==> branch pepper: inputs <==
==> flow/design.v (excerpt) <==
module multicycle_arithmetic(
    input clk, rst, start, 
    input [1:0] op, 
    input [7:0] a, b, 
    output reg done, 
    output reg [15:0] result
);
==> flow/config.mk <==
export PLATFORM = sky130hd
export DESIGN_NAME = multicycle_arithmetic
export DESIGN_NICKNAME = multicycle_arithmetic
export VERILOG_FILES = /design/flow/design.v
export SDC_FILE = /design/flow/constraint.sdc
export NUM_CORES = 4
export LEC_CHECK = 0
export ABC_AREA = 1
export CAP_MARGIN = 20
export CORE_ASPECT_RATIO = 0.5
export CORE_MARGIN = 2
export CORE_UTILIZATION = 72
export CTS_CLUSTER_DIAMETER = 350
export CTS_CLUSTER_SIZE = 98
export PLACE_DENSITY = 0.42
export SLEW_MARGIN = 20
export TNS_END_PERCENT = 10
==> flow/constraint.sdc <==
create_clock -name core_clock -period 13.5 [get_ports {clk}]
set_input_delay 2.7000 -clock core_clock [delete_from_list [all_inputs] [get_ports {clk}]]
set_output_delay 2.7000 -clock core_clock [all_outputs]
set_load 0.01 [all_outputs]
run.sh (not shown) runs the stock make flow with config.mk's settings and CLKGATE_MAP_FILE=.
==> branch raven: changes against branch pepper <==
Settings changed: ABC_AREA 1 to not set, CORE_ASPECT_RATIO 0.5 to not set, CORE_UTILIZATION 72 to 58, CTS_CLUSTER_DIAMETER 350 to not set, CTS_CLUSTER_SIZE 98 to not set, PLACE_DENSITY 0.42 to not set, SETUP_SLACK_MARGIN set to -2.0, TNS_END_PERCENT 10 to 5.
==> flow/constraint.sdc (replaced) <==
create_clock -name core_clock -period 28.4 [get_ports {clk}]
set_input_delay 5.6800 -clock core_clock [delete_from_list [all_inputs] [get_ports {clk}]]
set_output_delay 5.6800 -clock core_clock [all_outputs]
set_load 0.01 [all_outputs]
==> branch fjord: changes against branch pepper <==
Settings changed: CORE_ASPECT_RATIO 0.5 to not set, CORE_UTILIZATION 72 to 66, CTS_CLUSTER_DIAMETER 350 to 218, CTS_CLUSTER_SIZE 98 to 73, HOLD_SLACK_MARGIN set to 0.3, PLACE_DENSITY 0.42 to not set, TNS_END_PERCENT 10 to not set.
==> flow/constraint.sdc (replaced) <==
create_clock -name core_clock -period 30.0 [get_ports {clk}]
set_input_delay 6.0000 -clock core_clock [delete_from_list [all_inputs] [get_ports {clk}]]
set_output_delay 6.0000 -clock core_clock [all_outputs]
set_load 0.01 [all_outputs]
==> impl_metrics.json <==
{
  "run_status": "finished with violations",
  "violations": "setup timing",
  "syn_inst": 1424,
  "finalSetupViolCount": 1,
  "fin_ws_ns": -0.891,
  "fp_util_pct": 67.1,
  "top_cell": "nand2_1",
  "synthXorXnorAreaFrac_pct": 5.88
}
-- figures above: branch fjord

==> impl_metrics.json <==
{
  "run_status": "did not finish",
  "haltStage": "global routing",
  "error": "[ERROR GRT-0232] Routing congestion too high. Check the congestion heatmap in the GUI.",
  "top_cell": "ha_1",
  "fp_util_pct": 59.6
}
-- figures above: branch raven

==> impl_metrics.json <==
{
  "run_status": "did not finish",
  "error": "[ERROR DPL-0033] detailed placement checks failed during check placement.",
  "top_cell": "nand2_1",
  "syn_inst": 1424,
  "haltStage": "detailed placement"
}
-- figures above: branch pepper


==> 12-20 <==
==> flow/design.v <==
module multicycle_arithmetic(
    input clk, rst, start, 
    input [1:0] op, 
    input [7:0] a, b, 
    output reg done, 
    output reg [15:0] result
);
    reg [2:0] state;
    parameter IDLE = 3'b000, LOAD = 3'b001, ADD = 3'b010, SUB = 3'b011, 
              MUL = 3'b100, DIV = 3'b101, DONE = 3'b110;
    always @(posedge clk or posedge rst) begin
        if (rst) begin
            state <= IDLE;
            done <= 0;
            result <= 0;
        end else begin
            case (state)
                IDLE: begin
                    done <= 0;
                    if (start) state <= LOAD;
                end
                LOAD: begin
                    case (op)
                        2'b00: state <= ADD;
                        2'b01: state <= SUB;
                        2'b10: state <= MUL;
                        2'b11: state <= DIV;
                        default: state <= DONE;
                    endcase
                end
                ADD: begin
                    result <= a + b;
                    state <= DONE;
                end
                SUB: begin
                    result <= a - b;
                    state <= DONE;
                end
                MUL: begin
                    result <= a * b;
                    state <= DONE;
                end
                DIV: begin
                    result <= (b != 0) ? a / b : 16'hFFFF;  
                    state <= DONE;
                end
                DONE: begin
                    done <= 1;
                    state <= IDLE;
                end
                default: state <= IDLE;
            endcase
        end
    end
endmodule
==> flow/run.sh <==
#!/bin/bash
# the make line also repeats each setting of config.mk as NAME=value (left out here)
make -C /OpenROAD-flow-scripts/flow DESIGN_CONFIG=/design/flow/config.mk WORK_HOME=/design/flow/orfs CLKGATE_MAP_FILE= finish
==> flow/config.mk <==
export PLATFORM = sky130hd
export DESIGN_NAME = multicycle_arithmetic
export DESIGN_NICKNAME = multicycle_arithmetic
export VERILOG_FILES = /design/flow/design.v
export SDC_FILE = /design/flow/constraint.sdc
export NUM_CORES = 4
export LEC_CHECK = 0
export ABC_AREA = 1
export CAP_MARGIN = 30
export CORE_ASPECT_RATIO = 1.35
export CORE_MARGIN = 6
export CORE_UTILIZATION = 31
export GPL_TIMING_DRIVEN = 0
export PLACE_DENSITY_LB_ADDON = 0.06
export SLEW_MARGIN = 20
==> flow/constraint.sdc <==
create_clock -name core_clock -period 35.0 [get_ports {clk}]
set_input_delay 7.0000 -clock core_clock [delete_from_list [all_inputs] [get_ports {clk}]]
set_output_delay 7.0000 -clock core_clock [all_outputs]
set_load 0.01 [all_outputs]
==> 09-10 (differences from 12-20) <==
Settings changed: CAP_MARGIN 30 to 25, CELL_PAD_IN_SITES_DETAIL_PLACEMENT set to 2, CORE_ASPECT_RATIO 1.35 to unset, CORE_MARGIN 6 to 2, CORE_UTILIZATION 31 to 60, CTS_CLUSTER_SIZE set to 33, GPL_TIMING_DRIVEN 0 to unset, PLACE_DENSITY_LB_ADDON 0.06 to 0.26, SLEW_MARGIN 20 to 15.
==> results <==
| metric | 12-20 | 09-10 |
|---|---|---|
| Placeable core region | 29000 µm² | 15100 µm² |
| Combined area of all synthesized cells | 9240 µm² | 9240 µm² |
| Synth top cell by count | sky130_fd_sc_hd__nand2_1 | sky130_fd_sc_hd__nand2_1 |
| Async set-reset flop share out of synthesis | 100% | 100% |
| Outcome | complete, no violations | did not finish |
| Failing step | - | 3_5_place_dp |
| Post-synthesis compound-gate area fraction | 14.4% | 14.4% |
| Count of pins on the block boundary | 38 | 38 |
| Gate count of the mapped netlist | 1424 | 1424 |
| Area fraction in full adders, half adders and majority gates | 29.1% | 29.1% |
| Average footprint of a synthesized cell | 6.49 µm² | 6.49 µm² |
| Synth Area in Simple Gates | 31.7% | 31.7% |
| Post-synthesis xor/xnor area fraction | 5.88% | 5.88% |
| Yosys cell count | 1424 | 1424 |
| Full die area | 34100 µm² | 16400 µm² |
| Number of warnings issued by yosys | 1 | 1 |
| Die boundary height | 213 µm | 128 µm |
| Die span in x | 161 µm | 128 µm |
| Standard-cell row count | 72 | 45 |
| Initial cell density of the core | 31.9% | 61.0% |
| Post-synth top area share | 20.9% | 20.9% |
| Prevailing post-synth register cell | sky130_fd_sc_hd__dfrtp_1 | sky130_fd_sc_hd__dfrtp_1 |
| Flops out of synthesis | 24 | 24 |
| Count of input and output buffers | 37 | 37 |
| Final weighted congestion of routability-driven global placement | 0.808 | 0.892 |
| Number of flops mapped to enable cells by yosys | 0 | 0 |
| Post-synthesis cell type with the largest combined area | sky130_fd_sc_hd__ha_1 | sky130_fd_sc_hd__ha_1 |

==> amber: inputs <==
Starts from the design.v that is shown in full above.
==> flow/config.mk <==
export PLATFORM = sky130hd
export DESIGN_NAME = multicycle_arithmetic
export DESIGN_NICKNAME = multicycle_arithmetic
export VERILOG_FILES = /design/flow/design.v
export SDC_FILE = /design/flow/constraint.sdc
export NUM_CORES = 4
export LEC_CHECK = 0
export CAP_MARGIN = 20
export CORE_MARGIN = 2
export CORE_UTILIZATION = 72
export CTS_CLUSTER_DIAMETER = 225
export CTS_CLUSTER_SIZE = 56
export SETUP_SLACK_MARGIN = -1.61
export SLEW_MARGIN = 20
==> flow/constraint.sdc <==
create_clock -name core_clock -period 21.1 [get_ports {clk}]
set_input_delay 4.2200 -clock core_clock [delete_from_list [all_inputs] [get_ports {clk}]]
set_output_delay 4.2200 -clock core_clock [all_outputs]
set_load 0.01 [all_outputs]
==> juniper: changes against amber <==
- CORE_UTILIZATION: 72 -> 59
- CTS_CLUSTER_DIAMETER: 225 -> unset
- CTS_CLUSTER_SIZE: 56 -> 15
- HOLD_SLACK_MARGIN: unset -> -0.08
- SETUP_SLACK_MARGIN: -1.61 -> -1.64
- TNS_END_PERCENT: unset -> 5
==> flow/constraint.sdc (replaced) <==
create_clock -name core_clock -period 35.0 [get_ports {clk}]
set_input_delay 7.0000 -clock core_clock [delete_from_list [all_inputs] [get_ports {clk}]]
set_output_delay 7.0000 -clock core_clock [all_outputs]
set_load 0.01 [all_outputs]
==> results <==
| quantity | amber | juniper |
|---|---|---|
| Outcome | aborted with a tool error | failed layout checks |
| Stage where the flow stopped | detailed placement (3_5_place_dp) | - |
| Layout check failures | - | setup timing |
| X dimension of the die | 116 µm | 128 µm |
| Post-synth regs | 24 | 24 |
| Final weighted congestion in routability-driven placement | 0.958 | 0.956 |
| Die y size | 116 µm | 128 µm |
| Post-synthesis cell count | 1,181 | 1,181 |
| Post-synthesis simple-gate area fraction | 21.8% | 21.8% |
| Area of the core region | 12,500 µm² | 15,100 µm² |
| Compound Share, Synth | 25.9% | 25.9% |
| Post-synth top flop | sky130_fd_sc_hd__dfrtp_1 | sky130_fd_sc_hd__dfrtp_1 |
| Floorplan die area | 13,500 µm² | 16,400 µm² |
| Proportion of synthesized chip area in sequential cells | 6.62% | 6.62% |
| Multiplexer share of the synthesized area | 5.48% | 5.48% |
| Floorplan-stage core utilization | 72.9% | 60.0% |
| # Cells Yosys | 1,181 | 1,181 |
| Number of flops mapped to enable cells by yosys | 0 | 0 |
| Rows | 41 | 45 |
| Port Buffer Count | 37 | 37 |
| Fraction of synthesized cell area in xor and xnor cells | 4.79% | 4.79% |

==> onyx: inputs <==
RTL: the design.v shown in full above, as it stands there.
clock: 27.7 ns
lec_check: 0
cap_margin: 20
core_margin: 2
core_utilization: 64
slew_margin: 20
==> maple (differences from onyx) <==
ABC_AREA = 1   (was default)
CAP_MARGIN = 5   (was 20)
CORE_UTILIZATION = 72   (was 64)
CTS_CLUSTER_DIAMETER = 197   (was default)
CTS_CLUSTER_SIZE = 67   (was default)
PLACE_DENSITY = 0.36   (was default)
SETUP_SLACK_MARGIN = 0.42   (was default)
==> flow/constraint.sdc (replaced) <==
create_clock -name core_clock -period 15.6 [get_ports {clk}]
set_input_delay 3.1200 -clock core_clock [delete_from_list [all_inputs] [get_ports {clk}]]
set_output_delay 3.1200 -clock core_clock [all_outputs]
set_load 0.01 [all_outputs]
==> reports/qor.csv <==
metric,value,unit
status,aborted with a tool error,
haltStage,detailed placement (3_5_place_dp),
muxShareOfSynthArea,0,%
common_cells,"346 x nand2_1, 256 x inv_1, 154 x ha_1",
synth-xor-area-share,5.88,%
synthTopLogicFamily,simple AND/OR/NAND/NOR gates,
core_util_floorplan,73.5,%
tool.error,[ERROR DPL-0033] detailed placement checks failed during check placement.,
[end of results for maple]
==> reports/qor.csv <==
metric,value,unit
core_util_floorplan,65.5,%
common_cells,"154 x ha_1, 112 x nor2_1, 111 x nand2_1",
die_w,123,um
place_ws,-5.13,ns
haltStage,clock tree synthesis (4_1_cts),
most_common_cell,ha_1,
synth-xor-area-share,4.79,%
ys_warn_count,1,
tool.error,[ERROR DPL-0033] detailed placement checks failed during check placement.,
muxShareOfSynthArea,5.48,%
status,aborted with a tool error,
synthTopLogicFamily,adder cells,
gp_congestion,0.923,
[end of results for onyx]

==> wip/xenon: inputs <==
RTL: the design.v shown in full above, as it stands there.
clock: 34.5 ns
lec_check: 0
cap_margin: 20
core_margin: 2
core_utilization: 40
slew_margin: 20
==> inputs of wip/quartz, as changes to wip/xenon <==
- ABC_AREA: not set -> 1
- CAP_MARGIN: 20 -> 5
- CORE_UTILIZATION: 40 -> 72
- CTS_CLUSTER_DIAMETER: not set -> 197
- CTS_CLUSTER_SIZE: not set -> 67
- PLACE_DENSITY: not set -> 0.36
==> flow/constraint.sdc (replaced) <==
create_clock -name core_clock -period 15.6 [get_ports {clk}]
set_input_delay 3.1200 -clock core_clock [delete_from_list [all_inputs] [get_ports {clk}]]
set_output_delay 3.1200 -clock core_clock [all_outputs]
set_load 0.01 [all_outputs]
==> summary of the runs <==
wip/quartz never finished: it broke off in 3_5_place_dp on DPL-0033. wip/xenon produced a clean layout.
Die area: wip/quartz is lower than wip/xenon (about 43%).
Between wip/quartz and wip/xenon, the lower synthesized cell count is in wip/xenon (gap about 20%, measured against wip/xenon).
Of wip/quartz and wip/xenon, wip/quartz has the higher area after synthesis (gap about 1.6%, measured against wip/xenon).

==> 12-25 <==
RTL: the design.v shown in full above, as it stands there.
clock: 34.5 ns
lec_check: 0
cap_margin: 20
core_margin: 2
core_utilization: 40
setup_slack_margin: 5.0
slew_margin: 20
==> 11-04 (differences from 12-25) <==
--- a/flow/config.mk
+++ b/flow/config.mk
@@ -6,7 +6,8 @@
 export NUM_CORES = 4
 export LEC_CHECK = 0
-export CAP_MARGIN = 20
+export ABC_AREA = 1
+export CAP_MARGIN = 5
 export CORE_MARGIN = 2
-export CORE_UTILIZATION = 40
-export SETUP_SLACK_MARGIN = 5.0
+export CORE_UTILIZATION = 70
+export CTS_CLUSTER_DIAMETER = 197
 export SLEW_MARGIN = 20
==> flow/constraint.sdc (replaced) <==
create_clock -name core_clock -period 15.6 [get_ports {clk}]
set_input_delay 3.1200 -clock core_clock [delete_from_list [all_inputs] [get_ports {clk}]]
set_output_delay 3.1200 -clock core_clock [all_outputs]
set_load 0.01 [all_outputs]
==> 03-07 (differences from 12-25) <==
--- a/flow/config.mk
+++ b/flow/config.mk
@@ -6,7 +6,8 @@
 export NUM_CORES = 4
 export LEC_CHECK = 0
-export CAP_MARGIN = 20
+export ABC_AREA = 1
+export CAP_MARGIN = 15
+export CORE_ASPECT_RATIO = 1.35
 export CORE_MARGIN = 2
 export CORE_UTILIZATION = 40
-export SETUP_SLACK_MARGIN = 5.0
 export SLEW_MARGIN = 20
==> flow/constraint.sdc (replaced) <==
create_clock -name core_clock -period 35.0 [get_ports {clk}]
set_input_delay 7.0000 -clock core_clock [delete_from_list [all_inputs] [get_ports {clk}]]
set_output_delay 7.0000 -clock core_clock [all_outputs]
set_load 0.01 [all_outputs]
==> out/summary.log <==
qor: synth.yosys.stat.chipArea 0.00924 mm2
qor: synth.avgSynthCellArea 6.49 um2
qor: floorplanning.core_area 0.0128 mm2
qor: run_status.run_status did not finish
qor: synth.netlist_top_cells_count sky130_fd_sc_hd__nand2_1 (346), sky130_fd_sc_hd__inv_1 (256), sky130_fd_sc_hd__ha_1 (154)
qor: run_status.haltStage detailed placement (3_5_place_dp)
qor: synth.ys_sh_simple 0.317
qor: synth.netlist-cell-type-count 52
qor: run_status.toolErrorMsg [ERROR DPL-0033] detailed placement checks failed during check placement.
qor: synth.synth.top_cell.area_share 0.209
(the above is from 11-04)
==> out/summary.log <==
qor: run_status.run_status no timing/DRC/antenna violations
qor: synth.netlist_top_cells_count sky130_fd_sc_hd__nand2_1 (346), sky130_fd_sc_hd__inv_1 (256), sky130_fd_sc_hd__ha_1 (154)
qor: synth.synth.top_cell.area_share 0.209
qor: synth.netlist-cell-type-count 52
qor: synth.ys_sh_simple 0.317
qor: floorplanning.core_area 0.0227 mm2
(the above is from 03-07)
==> out/summary.log <==
qor: critical_path.timing.critical_path.mode_cell sky130_fd_sc_hd__buf_4
qor: synth.avgSynthCellArea 7.70 um2
qor: floorplanning.core_area 0.0225 mm2
qor: synth.netlist-cell-type-count 96
qor: synth.synth.top_cell.area_share 0.212
qor: run_status.run_status no timing/DRC/antenna violations
(the above is from 12-25)
